Setup of run A:
==> flow/design.v (excerpt) <==
module apb_uart #(
    parameter SYSTEM_FREQUENCY = 50_000_000,
    parameter SAMPLING_RATE = 16
)(
    input pclk,  
    input preset_n,  
    input psel,
    input penable,
    input pwrite,
    input[11:0] paddr,
    input[3:0] pstrb,
    input[31:0] pwdata,
    output pready,
    output pslverr,
    output[31:0] prdata,
    output irq,
    output logic baud_o,
    output logic tick_rx, 
    input cts_n,
    input rx,
    output tx,
    output rts_n
);
    localparam logic [11:0] ADDR_TDR = 12'h000;
    localparam logic [11:0] ADDR_RDR = 12'h004;
    localparam logic [11:0] ADDR_LCR = 12'h008;
    localparam logic [11:0] ADDR_OCR = 12'h00C;
    localparam logic [11:0] ADDR_LSR = 12'h010;
    localparam logic [11:0] ADDR_FCR = 12'h014;
    localparam logic [11:0] ADDR_IER = 12'h018;
    localparam logic [11:0] ADDR_IIR = 12'h01C;
    localparam logic [11:0] ADDR_HCR = 12'h020;
    logic [31:0] tdr;
    logic [31:0] rdr;
    logic [31:0] lcr;
    logic [31:0] ocr;
    logic [31:0] lsr;
    logic [31:0] fcr;
    logic [31:0] ier;
    logic [31:0] iir;
    logic [31:0] hcr;
    logic [31:0] pwdata_d;
    logic psel_d;
    logic penable_d;
    logic pwrite_d;
    logic [11:0] paddr_d;
    logic [3:0] pstrb_d;
    always_ff @(posedge pclk or negedge preset_n) begin
        if(~preset_n) begin
             pwdata_d<= 0;
             psel_d <= 0;
             penable_d <= 0;
             pwrite_d <= 0;
             paddr_d <= 0;
             pstrb_d <= 0;
        end else begin
            pwdata_d <= pwdata;
            psel_d <= psel;
            penable_d <= penable;
            pwrite_d <= pwrite;
            paddr_d <= paddr;
            pstrb_d <= pstrb;
        end
    end
    apb_slave apb_slave_inst
        (
            .clk      (pclk),
            .preset_n (preset_n),
            .psel     (psel_d),
            .penable  (penable_d),
            .pwrite   (pwrite_d),
            .paddr    (paddr_d),
            .pstrb    (pstrb_d),
            .pwdata   (pwdata_d),
            .pready   (pready),
            .pslverr  (pslverr),
            .prdata   (prdata),
            .tdr      (tdr),
            .rdr      (rdr),
            .lcr      (lcr),
            .ocr      (ocr),
            .lsr      (lsr),
            .fcr      (fcr),
            .ier      (ier),
            .iir      (iir),
            .hcr     (hcr)
        );
  ...
Size in the first run: roughly 810 flip-flops, ~94 I/O pins.
clock: 3.37 ns
lec_check: 0
abc_area: 1
cap_margin: 20
core_aspect_ratio: 0.72
core_margin: 2
core_utilization: 72
cts_cluster_diameter: 374
cts_cluster_size: 10
place_density: 0.37
setup_slack_margin: 1.0
slew_margin: 20
run.sh (not shown) runs the stock make flow with config.mk's settings and CLKGATE_MAP_FILE=.
Input-level comparison between run B and run A:
Settings: setting HOLD_SLACK_MARGIN to 0.29 for the first time; setting PLACE_DENSITY_LB_ADDON to 0.14 for the first time; removing PLACE_DENSITY (formerly 0.37).
## What came out
Across run B and run A, the outcome is the same: a clean finish for every run.
The run showing the smaller non-clock buffer count is run B.
Run B vs run A on data arrival time of the critical path: run B is the higher one.
Relative to run A, the utilization of run B is higher by 0.20 points.
Edits applied to the flow inputs when going from run B to run C:
Settings: changing CTS_CLUSTER_DIAMETER from 374 to 373; changing SETUP_SLACK_MARGIN from 1.0 to 0.99; changing HOLD_SLACK_MARGIN from 0.29 to 0.3; changing CORE_ASPECT_RATIO from 0.72 to 0.7; changing PLACE_DENSITY_LB_ADDON from 0.14 to 0.12.
==> results <==
Summary: with run B as the reference, final instance area in run C moved down slightly.
Compared with run B, run C shows a data arrival time of the worst path that is 0.16 ns lower.
Between run B and run C, worst path setup slack after routing increased.
Detailed-route wire length: run C and run B compared, lower one is run C
Run C: highest clock rate is about 6.5% higher than what run B reported.
Of run C and run B, run C shows the lower time the final worst path needs with I/O delays and setup, with run B above it.
~same sequential cell area in run C and run B
Input-level comparison between run D and run C:
Settings: CORE_ASPECT_RATIO no longer set, was 0.7; SETUP_SLACK_MARGIN now 0.66, was 0.99; CTS_CLUSTER_DIAMETER now 374, was 373; ABC_AREA no longer set, was 1; HOLD_SLACK_MARGIN no longer set, was 0.3; PLACE_DENSITY_LB_ADDON no longer set, was 0.12; CORE_UTILIZATION now 70, was 72.
Findings:
Global routing met1 resource utilization (run D over run C): decrease, 6.5 points
Start-to-end type of the worst setup path = reg2out: run D; start-to-end type of the worst setup path = reg2reg: run C
Run D ended up with a higher final worst-path cycle share than run C did.
Summary of run D over run C: flop count comparable; initial antenna violation count lower.
Routed wire length (run C / run D): 1.10
Compared with run C, in run D area of the mapped netlist went down; starting utilization of the core area went down.
What run E does differently from run D at the input level:
Settings: SETUP_SLACK_MARGIN: 0.66 -> 1.0; CORE_ASPECT_RATIO: unset -> 0.72; CORE_UTILIZATION: 70 -> 72; ABC_AREA: unset -> 1; PLACE_DENSITY_LB_ADDON: unset -> 0.0.
- Run E gives less mux share of post-synthesis cell area than run D did.
- Of the two candidates, run D has the worse worst setup slack and run E the better one.
- The highest metal layer with signal wires comes out met4 in one run and met5 in the other, namely in run D and run E respectively.
- In run E, the first-pass GRT wire length came out 8400 um above the value in run D.
- Summary of run E over run D: final weighted congestion in routability-driven placement grew by about 9%; power dissipated by switching net loads went down by 1.8%; clock power share went up; global-route usage climbed 2.1 points.

========
apb_uart again, from the RTL that the note above started with.
// apb_uart
module apb_uart #(
    parameter SYSTEM_FREQUENCY = 50_000_000,
    parameter SAMPLING_RATE = 16
)(
    input pclk,  
    input preset_n,  
    input psel,
    input penable,
    input pwrite,
    input[11:0] paddr,
    input[3:0] pstrb,
    input[31:0] pwdata,
    output pready,
    output pslverr,
    output[31:0] prdata,
    output irq,
    output logic baud_o,
    output logic tick_rx, 
    input cts_n,
    input rx,
    output tx,
    output rts_n
);
Settings: LEC_CHECK=0, ABC_AREA=1, CAP_MARGIN=0, CORE_ASPECT_RATIO=0.7, CORE_MARGIN=2, CORE_UTILIZATION=72, CTS_CLUSTER_DIAMETER=377, CTS_CLUSTER_SIZE=10, HOLD_SLACK_MARGIN=0.29, PLACE_DENSITY_LB_ADDON=0.12, SETUP_SLACK_MARGIN=0.99, SLEW_MARGIN=20; clock period 3.37 ns.
The first run finished clean.
Rerun with:
--- a/flow/config.mk
+++ b/flow/config.mk
@@ -7,12 +7,12 @@
 export LEC_CHECK = 0
 export ABC_AREA = 1
-export CAP_MARGIN = 0
+export CAP_MARGIN = 20
 export CORE_ASPECT_RATIO = 0.7
 export CORE_MARGIN = 2
 export CORE_UTILIZATION = 72
-export CTS_CLUSTER_DIAMETER = 377
+export CTS_CLUSTER_DIAMETER = 372
 export CTS_CLUSTER_SIZE = 10
-export HOLD_SLACK_MARGIN = 0.29
-export PLACE_DENSITY_LB_ADDON = 0.12
+export HOLD_SLACK_MARGIN = 0.18
+export PLACE_DENSITY = 0.36
 export SETUP_SLACK_MARGIN = 0.99
 export SLEW_MARGIN = 20
Outcome: The new run went through all stages and came out clean. Total power drops by 0.36%. Final cell count barely changes. Design area is about the same. Register-to-register slack improves by 0.04 ns. Flip-flop count stays the same. Sequential power hardly moves.

========
apb_uart again, from the RTL that the note above started with.
clock: 7.92 ns
lec_check: 0
abc_area: 1
cap_margin: 35
core_aspect_ratio: 0.9
core_margin: 2
core_utilization: 28
cts_cluster_diameter: 250
max_routing_layer: met5
place_density_lb_addon: 0.22
slew_margin: 15
The baseline completed with no timing, DRC or antenna violations.
Change:
Settings changed: ABC_AREA 1 to unset, CAP_MARGIN 35 to 20, CORE_ASPECT_RATIO 0.9 to unset, CORE_UTILIZATION 28 to 14, CTS_CLUSTER_DIAMETER 250 to unset, MAX_ROUTING_LAYER met5 to unset, PLACE_DENSITY_LB_ADDON 0.22 to unset, SLEW_MARGIN 15 to 20.
Clock period 7.92 ns to 30.6 ns, I/O delays scaled along.
The changed run finished clean; area after synthesis goes down by 2.1%; non-clock buffer count goes down by 15; core utilization goes down by 16 points.
Change:
Settings changed: CORE_UTILIZATION 14 to 68, CTS_CLUSTER_SIZE set to 50.
Clock period 30.6 ns to 3.62 ns, I/O delays scaled along.
What happened: Synthesized area does not change. Critical path depth rises by 9. Cell count falls by 40%. Register-to-register slack got worse by 26000 ps. Power rises to 8.2 times its value. Via count rises by 2.8%. Cell area falls by 7.7%.
Change:
Settings changed: CORE_UTILIZATION 68 to 72, SETUP_SLACK_MARGIN set to 0.89.
Clock period 3.62 ns to 3.37 ns, I/O delays scaled along.
Register-to-register slack is better by 280 ps.
Synthesized area does not change.
Clock-buffer cell count falls by 16.
Final area came out higher by 2.6%.
Worst hold slack gets worse by 43 ps.
First-iteration DRC count increases by 28%.
Global-route usage climbs by 5.8 points.
Final cell count climbs by 0.48%.
Power climbs by 6.6%.
Wire length goes up by 15%.

========
Starting RTL as in the previous note.
export LEC_CHECK = 0
export CAP_MARGIN = 20
export CORE_MARGIN = 2
export CORE_UTILIZATION = 40
export SLEW_MARGIN = 20
create_clock -name core_clock -period 6.06 [get_ports {pclk}]
Next try:
CORE_UTILIZATION = 48   (was 40)
CTS_CLUSTER_SIZE = 98   (was default)
clock period = 12.0 ns   (was 6.06 ns; I/O delays follow)
Effect: The changed run produced a clean layout; global-route usage grows by 4.1 points; critical path depth decreases by 4; wire length grows by 0.79%; sequential cell count is unchanged; hold slack is about the same; clock-buffer cell count came out lower by 17; total power falls by 51%.
Next try:
CORE_UTILIZATION = 70   (was 48)
CTS_CLUSTER_SIZE = default   (was 98)
SETUP_SLACK_MARGIN = 0.66   (was default)
clock period = 4.41 ns   (was 12.0 ns; I/O delays follow)
=>
- utilization is higher by 25 points
- count of clock-buffer cells in the layout is higher by 7
- worst hold slack is worse by 0.23 ns
Next try:
CORE_UTILIZATION = 40   (was 70)
SETUP_SLACK_MARGIN = default   (was 0.66)
clock period = 5.51 ns   (was 4.41 ns; I/O delays follow)
The new run ran to the end with no violations; total power came out lower by about 18%; combinational power came out lower by 23%; worst hold slack improves by 0.21 ns; wire length is lower by 1.2%; clock power goes down by 16%.
Next try:
CORE_MARGIN = 7   (was 2)
SETUP_SLACK_MARGIN = 3.31   (was default)
clock period = 20.0 ns   (was 5.51 ns; I/O delays follow)
Effect: Wire length climbs by 1.4%. Area after synthesis is unchanged. Worst hold slack stays flat. Global-route usage goes down by 1.1 points.

========
== run 1 ==
apb_uart again, from the RTL that the note above started with.
clock: 6.23 ns
lec_check: 0
abc_area: 1
cap_margin: 20
cell_pad_in_sites_detail_placement: 2
cell_pad_in_sites_global_placement: 2
core_aspect_ratio: 1.01
core_margin: 3
core_utilization: 33
cts_cluster_size: 55
hold_slack_margin: 0.14
place_density_lb_addon: 0.21
slew_margin: 40
tns_end_percent: 35
Run 1 finished all stages; the layout is clean.
### run 1 -> run 2
Settings: CELL_PAD_IN_SITES_GLOBAL_PLACEMENT: 2 -> unset; CORE_ASPECT_RATIO: 1.01 -> unset; CELL_PAD_IN_SITES_DETAIL_PLACEMENT: 2 -> unset; CORE_UTILIZATION: 33 -> 57; TNS_END_PERCENT: 35 -> unset; HOLD_SLACK_MARGIN: 0.14 -> unset; CTS_CLUSTER_SIZE: 55 -> unset; CORE_MARGIN: 3 -> 2; SLEW_MARGIN: 40 -> 20; PLACE_DENSITY_LB_ADDON: 0.21 -> unset; ABC_AREA: 1 -> unset; the clock period (ns, I/O delays scaled along): 6.23 -> 6.06.
No stage failed in run 2, and the final checks on the layout all came back clean. Run 2 ended up with reg2reg as its critical path class; run 1 ended up with in2reg. Run 2 against run 1: worst setup margin now smaller, via count now smaller. Run 2 -> run 1: level count of the clock H-tree delta 0, exact match. Of run 2 and run 1, the lower overall power of the completed layout belongs to run 2. Summary of run 2 over run 1: final weighted congestion of routability-driven global placement increased about 6%, yosys synthesis chip area lower, number of filler cells placed in the layout fell by 6722. Run 2 vs run 1: met3 layer usage reported by global route up. Re remaining global-route overflow: no difference whatsoever between run 1 and run 2.
Here is what was changed in the inputs of run 3 compared with run 2.
Settings: setting SETUP_SLACK_MARGIN to 0.77 for the first time; changing CORE_UTILIZATION from 57 to 40.
### Flow results
Where post-route minimum period is concerned, run 2 is outperformed by run 3. Taking run 3 as 1.0, run 2 lands at 0.942 on first-iteration detailed-routing DRC count. Critical path depth for run 3: 2 down relative to run 2.
> inputs changed (run 3 -> run 4)
Settings: SETUP_SLACK_MARGIN no longer set, was 0.77; ABC_AREA now 1, previously not set; CORE_UTILIZATION now 72, was 40; the clock period (ns, I/O delays scaled along) now 5.42, was 6.06.
### Flow results
On area added between synthesis and finish: run 4 sits below run 3. In run 4 the synthesized netlist cell count turned out 27% higher than in run 3. In run 4, the routed length per instance came out 0.32 um below the value in run 3. When run 4 is set beside run 3, its part of the power in combinational logic turns out to be 0.2 points smaller. Between run 3 and run 4, net switching fraction of the power decreased. Summary of the comparison: global-route wire length before repair is higher in run 4, relative to run 3. Re via count normalized by instance count: run 4 and run 3 aren't equal, and the lower value belongs to run 3. Status: fraction of the mapped netlist area in adder cells parity (run 3, run 4).
Modified inputs, run 5 compared to run 4
Settings: setting CTS_CLUSTER_SIZE to 10 for the first time; setting SETUP_SLACK_MARGIN to 0.99 for the first time; setting CTS_CLUSTER_DIAMETER to 377 for the first time; changing the clock period (ns, I/O delays scaled along) from 5.42 to 3.37.
==> results <==
Taking run 4 as the reference, in run 5 tally of non-filler cells in the final layout has increased, share of the clock period used by the worst path after layout has increased. Relative to run 4, the sequential share of layout area of run 5 is lower by 0.69 points. Density: run 5 denser than run 4. Run 4 → run 5: max-slew headroom at the worst pin up 12 points; sequential cell area in the final layout held steady. Part of the power in combinational logic: run 5 vs run 4 — no meaningful difference.

========
Setup of JK:
Starting RTL as in the previous note.
clock: 3.37 ns
lec_check: 0
abc_area: 1
cap_margin: 20
core_aspect_ratio: 0.72
core_margin: 2
core_utilization: 72
cts_cluster_diameter: 374
cts_cluster_size: 10
place_density: 0.36
setup_slack_margin: 1.0
slew_margin: 20
What MS does differently from JK at the input level:
- a change of CTS_CLUSTER_DIAMETER from 374 to 377
- an added PLACE_DENSITY_LB_ADDON of 0.12
- a change of SETUP_SLACK_MARGIN from 1.0 to 0.99
- a change of CORE_ASPECT_RATIO from 0.72 to 0.7
- a deleted PLACE_DENSITY that had been 0.36
- an added HOLD_SLACK_MARGIN of 0.18
On power consumption, MS and JK are basically level. Per the comparison of MS with JK, per-cell via count in the routed design went up, all-layer global routing usage neither gained nor lost much, ratio of total power to cell area flat, combinational-cell power consumption picked up an extra about 3%. For share of power burned in the clock network, MS and JK come out practically identical. Comparing MS and JK, the lower ratio of final minimum period to clock period is on MS. Taking JK as the reference, in MS post-layout worst setup margin shows an increase of 0.026 ns; number of antenna violations at the first check in global routing shows an increase of 2; number of buffers added for setup after CTS shows an increase of 2; non-clock buffer total of the final layout shows a reduction of about 12%.
#### Input delta (AL over MS)
- a deleted ABC_AREA that had been 1
- a deleted CORE_ASPECT_RATIO that had been 0.7
- a change of PLACE_DENSITY_LB_ADDON from 0.12 to 0.0
- a change of CTS_CLUSTER_SIZE from 10 to 50
- a deleted CTS_CLUSTER_DIAMETER that had been 377
- a deleted HOLD_SLACK_MARGIN that had been 0.18
--- outcome ---
Relative to MS, total wirelength of the detailed-routed design has decreased by 3.3% in AL. Cell at the slowest stage of the critical path = sky130_fd_sc_hd__or4b_4: AL; cell at the slowest stage of the critical path = sky130_fd_sc_hd__dfxtp_1: MS. AL: worst setup slack lower than MS. MS finished every step from synthesis to the final layout, and the layout passed the timing, DRC and antenna checks. Per the final summary, AL finished and its layout is clean on timing, DRC and antenna. The final reports for AL and MS show distinct cell type count of the synthesized netlist higher in the former.

========
apb_uart again, from the RTL that the note above started with.
==> flow/config.mk <==
export PLATFORM = sky130hd
export DESIGN_NAME = apb_uart
export DESIGN_NICKNAME = apb_uart
export VERILOG_FILES = /design/flow/design.v
export SDC_FILE = /design/flow/constraint.sdc
export NUM_CORES = 4
export LEC_CHECK = 0
export CAP_MARGIN = 20
export CORE_MARGIN = 2
export CORE_UTILIZATION = 58
export CTS_CLUSTER_SIZE = 60
export MIN_ROUTING_LAYER = met2
export SLEW_MARGIN = 20
==> flow/constraint.sdc <==
create_clock -name core_clock -period 20.0 [get_ports {pclk}]
set_input_delay 4.0000 -clock core_clock [delete_from_list [all_inputs] [get_ports {pclk}]]
set_output_delay 4.0000 -clock core_clock [all_outputs]
set_load 0.01 [all_outputs]
==> next run, changes <==
CELL_PAD_IN_SITES_DETAIL_PLACEMENT = 2   (was not set)
CELL_PAD_IN_SITES_GLOBAL_PLACEMENT = 3   (was not set)
CORE_MARGIN = 7   (was 2)
SETUP_SLACK_MARGIN = 5.0   (was not set)
Now the flow aborted during global placement without I/O with GPL-0301. Die size increases by about 8%. Synthesized cell count is unchanged. Area after synthesis does not change.
==> next run, changes <==
CELL_PAD_IN_SITES_DETAIL_PLACEMENT = not set   (was 2)
CELL_PAD_IN_SITES_GLOBAL_PLACEMENT = not set   (was 3)
CORE_MARGIN = 2   (was 7)
CORE_UTILIZATION = 40   (was 58)
CTS_CLUSTER_SIZE = not set   (was 60)
MIN_ROUTING_LAYER = not set   (was met2)
SETUP_SLACK_MARGIN = not set   (was 5.0)
Result:
- With this change the flow ran to the end with no violations
- die area is higher by 33%
- synthesized area is unchanged
- synthesized cell count does not change
==> next run, changes <==
CELL_PAD_IN_SITES_DETAIL_PLACEMENT = 2   (was not set)
CELL_PAD_IN_SITES_GLOBAL_PLACEMENT = 3   (was not set)
CORE_MARGIN = 5   (was 2)
CORE_UTILIZATION = 58   (was 40)
CTS_CLUSTER_SIZE = 60   (was not set)
MIN_ROUTING_LAYER = met2   (was not set)
=> The new run aborted during global placement without I/O. Synthesized cell count stays the same. Die size falls by about 27%. Area after synthesis is unchanged.
Power is estimated from default activity; no workload was simulated.
